## bitcruncher_dp
module bitcruncher_dp(
    input         clk,
    input         rst_n,
    input  [21:0] ctrl,             
    input  [15:0] MBR_in_memory,
    output [7:0]  MAR_out_memory,
    output [15:0] MBR_out_memory,
    output [7:0]  IR_out,
    output [3:0]  ALUflags
    );
clock: 21.3 ns
lec_check: 0
abc_area: 1
cap_margin: 20
core_margin: 2
core_utilization: 72
cts_cluster_diameter: 204
place_density_lb_addon: 0.01
slew_margin: 20
tns_end_percent: 100
run.sh (not shown) runs the stock make flow with config.mk's settings and CLKGATE_MAP_FILE=.
The first run failed in 5_1_grt on GRT-0232.
Change:
Settings changed: ABC_AREA 1 to default, CORE_UTILIZATION 72 to 40, CTS_CLUSTER_DIAMETER 204 to default, PLACE_DENSITY_LB_ADDON 0.01 to default, TNS_END_PERCENT 100 to default.
Clock period 21.3 ns to 40.0 ns, I/O delays scaled along.
Outcome: Now the flow completed with no timing, DRC or antenna violations; die size increases by about 70%; synthesized area decreases by 4.2%; synthesized cell count decreases by 15%.

== run A ==
Starting RTL as in the previous note.
Settings: LEC_CHECK=0, CAP_MARGIN=40, CORE_MARGIN=2, CORE_UTILIZATION=68, CTS_CLUSTER_DIAMETER=29, CTS_CLUSTER_SIZE=24, GPL_ROUTABILITY_DRIVEN=1, MAX_ROUTING_LAYER=met4, SETUP_SLACK_MARGIN=2.29, SLEW_MARGIN=20, TNS_END_PERCENT=75; clock period 27.1 ns.
From the logs: run A reached the end of the flow and failed the layout checks with setup timing.
What run B does differently from run A at the input level:
- PLACE_DENSITY newly set to 0.64
- CORE_UTILIZATION changed from 68 to 72
- CTS_CLUSTER_SIZE changed from 24 to 39
Results
Fraction of the mapped netlist area in simple logic gates of run B is on par with run A. When run B is set beside run A, its core outline area turns out to be about 5.7% smaller. Against run A, run B comes in 1900 µm² lower on full die area. In the summary table, run B is marked failed, with error GRT-0232 raised in 5_1_grt.
--- input diff run B..run C ---
- CORE_ASPECT_RATIO now 0.5, previously not set
- ABC_AREA now 1, previously not set
- TNS_END_PERCENT now 35, was 75
- CORE_UTILIZATION now 21, was 72
- CTS_CLUSTER_SIZE now 100, was 39
- CTS_CLUSTER_DIAMETER now 101, was 29
- SETUP_SLACK_MARGIN no longer set, was 2.29
- MAX_ROUTING_LAYER no longer set, was met4
- PLACE_DENSITY now 0.79, was 0.64
- CAP_MARGIN now 0, was 40
- SLEW_MARGIN now 5, was 20
==> results <==
Run C: flow completed, timing, DRC and antenna clean. Gate count after technology mapping of run C exceeds that of run B by more than 10%. Run C vs. run B: share of synthesized cell area in and, or, nand and nor gates rose by 5.7 points, die area grew by 250%, sequential element share of the synthesized area has decreased. Run C vs run B — row count rose about 34%. Compared with run B, in run C yosys stat cell total has increased; placer's final routability congestion estimate saw a decrease. Total cell area reported by yosys after synthesis (lower): run B. Taking run B as the reference, in run C tally of unique sky130hd cells used after synthesis decreased 30, area after synthesis saw an increase.
## Diff of input files: run D against run C
- CTS_CLUSTER_SIZE now 24, was 100
- ABC_AREA no longer set, was 1
- PLACE_DENSITY no longer set, was 0.79
- TNS_END_PERCENT now 75, was 35
- MAX_ROUTING_LAYER now met4, previously not set
- SLEW_MARGIN now 20, was 5
- HOLD_SLACK_MARGIN now -0.09, previously not set
- SETUP_SLACK_MARGIN now 2.29, previously not set
- CTS_CLUSTER_DIAMETER now 27, was 101
- CORE_ASPECT_RATIO no longer set, was 0.5
- CORE_UTILIZATION now 71, was 21
[summary]
Run D | ERROR | 5_1_grt. Taking run C as the reference point, the yosys synthesis chip area of run D falls by 4.2%. Run C → run D: fraction of the mapped netlist area in simple logic gates down 5.7 points, count of input and output buffers barely changed, vertical die dimension decreased 59 µm, number of nets in the synthesized netlist moved down, number of gates resized after cts saw an increase. Run D improves on run C in area after synthesis. The higher overall die area of run D and run C is in run C. Compared with run C, in run D gate count after technology mapping shows a reduction of about 15%; total clock sinks shows no meaningful change.

Starting RTL as in the previous note.
clock: 20.4 ns
lec_check: 0
cap_margin: 20
core_aspect_ratio: 0.5
core_margin: 2
core_utilization: 72
cts_cluster_diameter: 366
cts_cluster_size: 100
hold_slack_margin: -0.04
place_density: 0.39
setup_slack_margin: -1.81
slew_margin: 20
The starting point failed in global routing with GRT-0232.
Next try:
--- a/flow/config.mk
+++ b/flow/config.mk
@@ -7,0 +8 @@
+export ABC_AREA = 1
@@ -9 +9,0 @@
-export CORE_ASPECT_RATIO = 0.5
@@ -12,5 +12 @@
-export CTS_CLUSTER_DIAMETER = 366
-export CTS_CLUSTER_SIZE = 100
-export HOLD_SLACK_MARGIN = -0.04
-export PLACE_DENSITY = 0.39
-export SETUP_SLACK_MARGIN = -1.81
+export PLACE_DENSITY_LB_ADDON = 0.01
@@ -17,0 +14 @@
+export TNS_END_PERCENT = 5
==> flow/constraint.sdc (replaced) <==
create_clock -name core_clock -period 27.0 [get_ports {clk}]
set_input_delay 5.4000 -clock core_clock [delete_from_list [all_inputs] [get_ports {clk}]]
set_output_delay 5.4000 -clock core_clock [all_outputs]
set_load 0.01 [all_outputs]
Result:
- The changed run ran to the end with no violations
- synthesized area grows by a few percent
- synthesized cell count grows by about a fifth
- die size grows by a few percent
Next try:
--- a/flow/config.mk
+++ b/flow/config.mk
@@ -8 +7,0 @@
-export ABC_AREA = 1
@@ -11,2 +10 @@
-export CORE_UTILIZATION = 72
-export PLACE_DENSITY_LB_ADDON = 0.01
+export CORE_UTILIZATION = 20
@@ -14 +11,0 @@
-export TNS_END_PERCENT = 5
==> flow/constraint.sdc (replaced) <==
create_clock -name core_clock -period 49.5 [get_ports {clk}]
set_input_delay 9.9000 -clock core_clock [delete_from_list [all_inputs] [get_ports {clk}]]
set_output_delay 9.9000 -clock core_clock [all_outputs]
set_load 0.01 [all_outputs]
Result:
- first-iteration DRC count goes down by 39%
- final area barely changes
- cell count goes up by 13%
- via count goes down by 15%
- routed wire length goes down by 1.7%
- synthesized cell count goes down by 15%
- flip-flop count is unchanged
- clock skew goes down by 0.013 ns
- maximum frequency goes down by 26%
- worst setup slack is better by 14 ns
Next try:
--- a/flow/config.mk
+++ b/flow/config.mk
@@ -10 +10,2 @@
-export CORE_UTILIZATION = 20
+export CORE_UTILIZATION = 65
+export CTS_CLUSTER_DIAMETER = 341
==> flow/constraint.sdc (replaced) <==
create_clock -name core_clock -period 26.2 [get_ports {clk}]
set_input_delay 5.2400 -clock core_clock [delete_from_list [all_inputs] [get_ports {clk}]]
set_output_delay 5.2400 -clock core_clock [all_outputs]
set_load 0.01 [all_outputs]
The changed run completed, yet does not pass: setup timing. Wire length goes up by 29%. Cell area goes up by 14%. Critical path depth rises by 15. Flip-flop count does not change. Sequential share of layout area drops by 1.1 points. Maximum frequency goes up by about 18%. Via count climbs by about 28%. Synthesized cell count does not change.
Next try:
--- a/flow/config.mk
+++ b/flow/config.mk
@@ -7,0 +8 @@
+export ABC_AREA = 1
@@ -10,2 +11,3 @@
-export CORE_UTILIZATION = 65
-export CTS_CLUSTER_DIAMETER = 341
+export CORE_UTILIZATION = 72
+export CTS_CLUSTER_DIAMETER = 357
+export PLACE_DENSITY_LB_ADDON = 0.01
@@ -12,0 +15 @@
+export TNS_END_PERCENT = 5
==> flow/constraint.sdc (replaced) <==
create_clock -name core_clock -period 22.4 [get_ports {clk}]
set_input_delay 4.4800 -clock core_clock [delete_from_list [all_inputs] [get_ports {clk}]]
set_output_delay 4.4800 -clock core_clock [all_outputs]
set_load 0.01 [all_outputs]
Effect: Now the flow aborted during global routing. Synthesized cell count rose by 18%. Synthesized area grows by 4.3%. Die area came out lower by 5.7%.

## v5
bitcruncher_dp again, from the RTL that the note above started with.
export LEC_CHECK = 0
export ABC_AREA = 1
export CAP_MARGIN = 15
export CORE_ASPECT_RATIO = 0.5
export CORE_MARGIN = 2
export CORE_UTILIZATION = 72
export CTS_CLUSTER_DIAMETER = 366
export CTS_CLUSTER_SIZE = 100
export SETUP_SLACK_MARGIN = -1.81
export SLEW_MARGIN = 20
export TNS_END_PERCENT = 10
create_clock -name core_clock -period 20.4 [get_ports {clk}]
v5: aborted in 5_1_grt (tool error)
Inputs modified between v5 and v7:
- clearing CORE_ASPECT_RATIO, which used to be 0.5
- clearing ABC_AREA, which used to be 1
- swapping 15 for 20 in CAP_MARGIN
- clearing SETUP_SLACK_MARGIN, which used to be -1.81
- clearing CTS_CLUSTER_DIAMETER, which used to be 366
- putting PLACE_DENSITY_LB_ADDON at 0.01 where nothing was set
- clearing CTS_CLUSTER_SIZE, which used to be 100
- clearing TNS_END_PERCENT, which used to be 10
- swapping 20.4 for 26.0 in the clock period (ns, I/O delays scaled along)
==> results <==
v7 did not finish; the tool stopped in 5_1_grt with error GRT-0232.
Against v5, v7 reports a post-placement worst setup slack that is higher.
Taking v5 as the reference, in v7 xor/xnor cell area share of the yosys netlist went down by 0.66 points, core box area lower, synthesized area decreased about 4%, area fraction in and, or, nand and nor cells after synthesis shrank by 5.7 points.
Between v5 and v7, cell count in the Yosys report decreased.
Between v5 and v7, the number of levels in the clock H-tree figures differ only marginally.
Changes observed in v7 relative to v5: number of cells produced by synthesis now smaller; count of placed standard cells including taps now smaller; global placement routability congestion now smaller; yosys synthesis chip area now smaller.
Relative to v7, the following input files were edited for v39:
- PLACE_DENSITY_LB_ADDON: 0.01 -> unset
- CORE_UTILIZATION: 72 -> 58
- the clock period (ns, I/O delays scaled along): 26.0 -> 35.5
v7 and v39: one clean run, v39; the rest did not finish clean. v7 -> v39: area inside the core boundary increased by more than 10%. Cmp v39 and v7 / starting density of the core / higher: v7. v7 → v39: die size increased by about 24% relative to the old numbers; total instance count after detailed placement went down 230. On v39: height of the chip is 11% higher than what v7 gave.

bitcruncher_dp again, from the RTL that the note above started with.
Settings: LEC_CHECK=0, ABC_AREA=1, CAP_MARGIN=20, CORE_MARGIN=2, CORE_UTILIZATION=72, CTS_CLUSTER_DIAMETER=341, CTS_CLUSTER_SIZE=71, PLACE_DENSITY_LB_ADDON=0.01, SETUP_SLACK_MARGIN=3.89, SLEW_MARGIN=20, TNS_END_PERCENT=5; clock period 26.2 ns.
The starting point aborted during global routing (5_1_grt), error GRT-0232.
Change:
- CORE_ASPECT_RATIO: unset -> 1.38
- CTS_CLUSTER_DIAMETER: 341 -> unset
- CTS_CLUSTER_SIZE: 71 -> unset
- SETUP_SLACK_MARGIN: 3.89 -> unset
- clock period: 26.2 -> 22.4 ns (I/O delays scaled with it)
After rerunning: The new run aborted during global routing (5_1_grt) on GRT-0232; die area barely changes; synthesized cell count stays the same; area after synthesis does not change.

wip/ember:
bitcruncher_dp again, from the RTL that the note above started with.
==> flow/design.v (excerpt) <==
module bitcruncher_dp(
    input         clk,
    input         rst_n,
    input  [21:0] ctrl,             
    input  [15:0] MBR_in_memory,
    output [7:0]  MAR_out_memory,
    output [15:0] MBR_out_memory,
    output [7:0]  IR_out,
    output [3:0]  ALUflags
    );
    wire [21:0] Control_Signals = ctrl;
    wire [15:0] MBR_out;
    wire [15:0] BR_out;
    wire [15:0] ALU_out;
    wire [7:0]  PC_out;
    MAR u_MAR(
    .clk     ( clk     ),
    .rst_n   ( rst_n   ),
    .C5      ( Control_Signals[5]  ),
    .C10     ( Control_Signals[10] ),
    .MBR_out ( MBR_out ),
    .PC_out  ( PC_out  ),
    .MAR_out_memory ( MAR_out_memory )
    );
    MBR u_MBR(
    .clk           ( clk           ),
    .rst_n         ( rst_n         ),
    .C3            ( Control_Signals[3]  ),
    .C11           ( Control_Signals[11] ),
    .C12           ( Control_Signals[12] ),
    .ALU_out       ( ALU_out       ),
    .MBR_in_memory ( MBR_in_memory ),
    .MBR_out       ( MBR_out       ),
  ...
Settings: LEC_CHECK=0, ABC_AREA=1, CAP_MARGIN=5, CELL_PAD_IN_SITES_DETAIL_PLACEMENT=2, CELL_PAD_IN_SITES_GLOBAL_PLACEMENT=1, CORE_ASPECT_RATIO=0.86, CORE_MARGIN=8, CORE_UTILIZATION=56, CTS_CLUSTER_DIAMETER=336, SETUP_SLACK_MARGIN=4.46, SLEW_MARGIN=10, TNS_END_PERCENT=35; clock period 38.8 ns.
Status: wip/ember FAILED at detailed placement (tool error)
Setup changes, wip/ember to wip/garnet
- changing CORE_MARGIN from 8 to 2
- removing CELL_PAD_IN_SITES_GLOBAL_PLACEMENT (formerly 1)
- changing CAP_MARGIN from 5 to 20
- removing CORE_ASPECT_RATIO (formerly 0.86)
- removing CTS_CLUSTER_DIAMETER (formerly 336)
- changing TNS_END_PERCENT from 35 to 5
- removing SETUP_SLACK_MARGIN (formerly 4.46)
- removing CELL_PAD_IN_SITES_DETAIL_PLACEMENT (formerly 2)
- changing SLEW_MARGIN from 10 to 20
- setting MAX_ROUTING_LAYER to met4 for the first time
- changing CORE_UTILIZATION from 56 to 72
- setting PLACE_DENSITY_LB_ADDON to 0.01 for the first time
- changing the clock period (ns, I/O delays scaled along) from 38.8 to 22.4
## What came out
Post-synthesis share of cell area spent on xor and xnor gates came out exactly the same in wip/ember and wip/garnet. wip/garnet against wip/ember: instance count of the mapped netlist did not really move, overall die area -0.015 sq mm, chip height now sits lower, core area lost 23%. As the logs show, wip/garnet stopped at global routing after a tool error, so it never reached the end of the flow. Diff wip/ember -> wip/garnet | row count | decrease of 4. Going from wip/ember to wip/garnet, global placement routability congestion saw an increase, die span in x saw a decrease, initial core utilization saw an increase, proportion of synthesized flip-flops having asynchronous set or reset saw little to no change.
Setup changes, wip/garnet to wip/willow
- PLACE_DENSITY_LB_ADDON removed (was 0.01)
- SETUP_SLACK_MARGIN newly set to 2.59
- MAX_ROUTING_LAYER removed (was met4)
- PLACE_DENSITY newly set to 0.42
- CTS_CLUSTER_SIZE newly set to 99
- TNS_END_PERCENT removed (was 5)
- CTS_CLUSTER_DIAMETER newly set to 166
- the clock period (ns, I/O delays scaled along) changed from 22.4 to 28.9
==> results <==
Per the final summary, wip/willow finished and its layout is clean on timing, DRC and antenna. Higher cell total after placement was reported by wip/garnet, not wip/willow. The HPWL after detailed placement of wip/willow is lower than that of wip/garnet. Status: die area parity (wip/garnet, wip/willow). Post-CTS repair timing setup buffer count down 27 in wip/willow wrt wip/garnet. On area after detailed placement: wip/willow sits below wip/garnet. [compare] base=wip/garnet new=wip/willow: count of instances resized after the clock tree is built now sits lower, number of rows in the core area now sits at about the same level, worst-case setup slack after placement now sits higher, area fraction in compound gates after synthesis now sits at about the same level. Diff wip/willow..wip/garnet | cell area after synthesis | unchanged. Re count of clock tree sinks: no difference whatsoever between wip/willow and wip/garnet.
Setup changes, wip/willow to wip/juniper
- removing CTS_CLUSTER_DIAMETER (formerly 166)
- removing SETUP_SLACK_MARGIN (formerly 2.59)
- changing CTS_CLUSTER_SIZE from 99 to 49
- removing ABC_AREA (formerly 1)
- changing PLACE_DENSITY from 0.42 to 0.36
- changing the clock period (ns, I/O delays scaled along) from 28.9 to 17.8
[summary]
No final results exist for wip/juniper, since it was stopped by error GRT-0232 during global routing. Across both runs, yosys stat chip area was lower for wip/juniper than for wip/willow. [wip/juniper vs wip/willow] area after synthesis: lower in wip/juniper. Re number of cells after detailed placement: wip/willow was higher than wip/juniper. [wip/juniper] x dimension of the die fell 2.1% relative to wip/willow.
What wip/amber does differently from wip/juniper at the input level:
- CORE_UTILIZATION now 40, was 72
- CTS_CLUSTER_SIZE no longer set, was 49
- PLACE_DENSITY no longer set, was 0.36
- the clock period (ns, I/O delays scaled along) now 35.5, was 17.8
--- outcome ---
wip/amber | status: complete | timing, DRC, antenna: pass
Post-CTS setup buffer count for wip/amber: 85 down relative to wip/juniper
Re number of top-level design ports: no difference whatsoever between wip/amber and wip/juniper.
In wip/amber, placer's final routability congestion estimate is lower than in wip/juniper.
For cell area after placement, dividing the value from wip/amber by the value from wip/juniper gives 0.895.
wip/juniper → wip/amber: worst setup slack after placement went up by 10.72 ns, count of instantiated cells in the yosys netlist was more or less identical, width of the die +about 33%, area of the core up 79%, core utilization before placement now sits lower.
Average footprint of a synthesized cell essentially unchanged between wip/juniper and wip/amber.
Inputs modified between wip/amber and wip/nickel:
- CTS_CLUSTER_SIZE now 92, previously not set
- PLACE_DENSITY now 0.37, previously not set
- CORE_UTILIZATION now 72, was 40
- the clock period (ns, I/O delays scaled along) now 17.8, was 35.5
Notes after the runs:
What ended wip/nickel was a tool error in global routing; the run never finished. Looking at die boundary height, wip/nickel sits 25% below wip/amber. From wip/nickel to wip/amber, fraction of registers with async set or reset after synthesis did not move at all. In wip/nickel relative to wip/amber, placeable core region had gone down by more than a quarter. [wip/nickel vs wip/amber] initial core utilization: higher in wip/nickel. wip/amber has a higher die boundary width than wip/nickel. Re sum of net half-perimeters after detailed placement: wip/amber was lower than wip/nickel. Total placed instance area (higher): wip/nickel. Compared with wip/amber, wip/nickel shows a higher number of resized instances in the post-cts repair step.
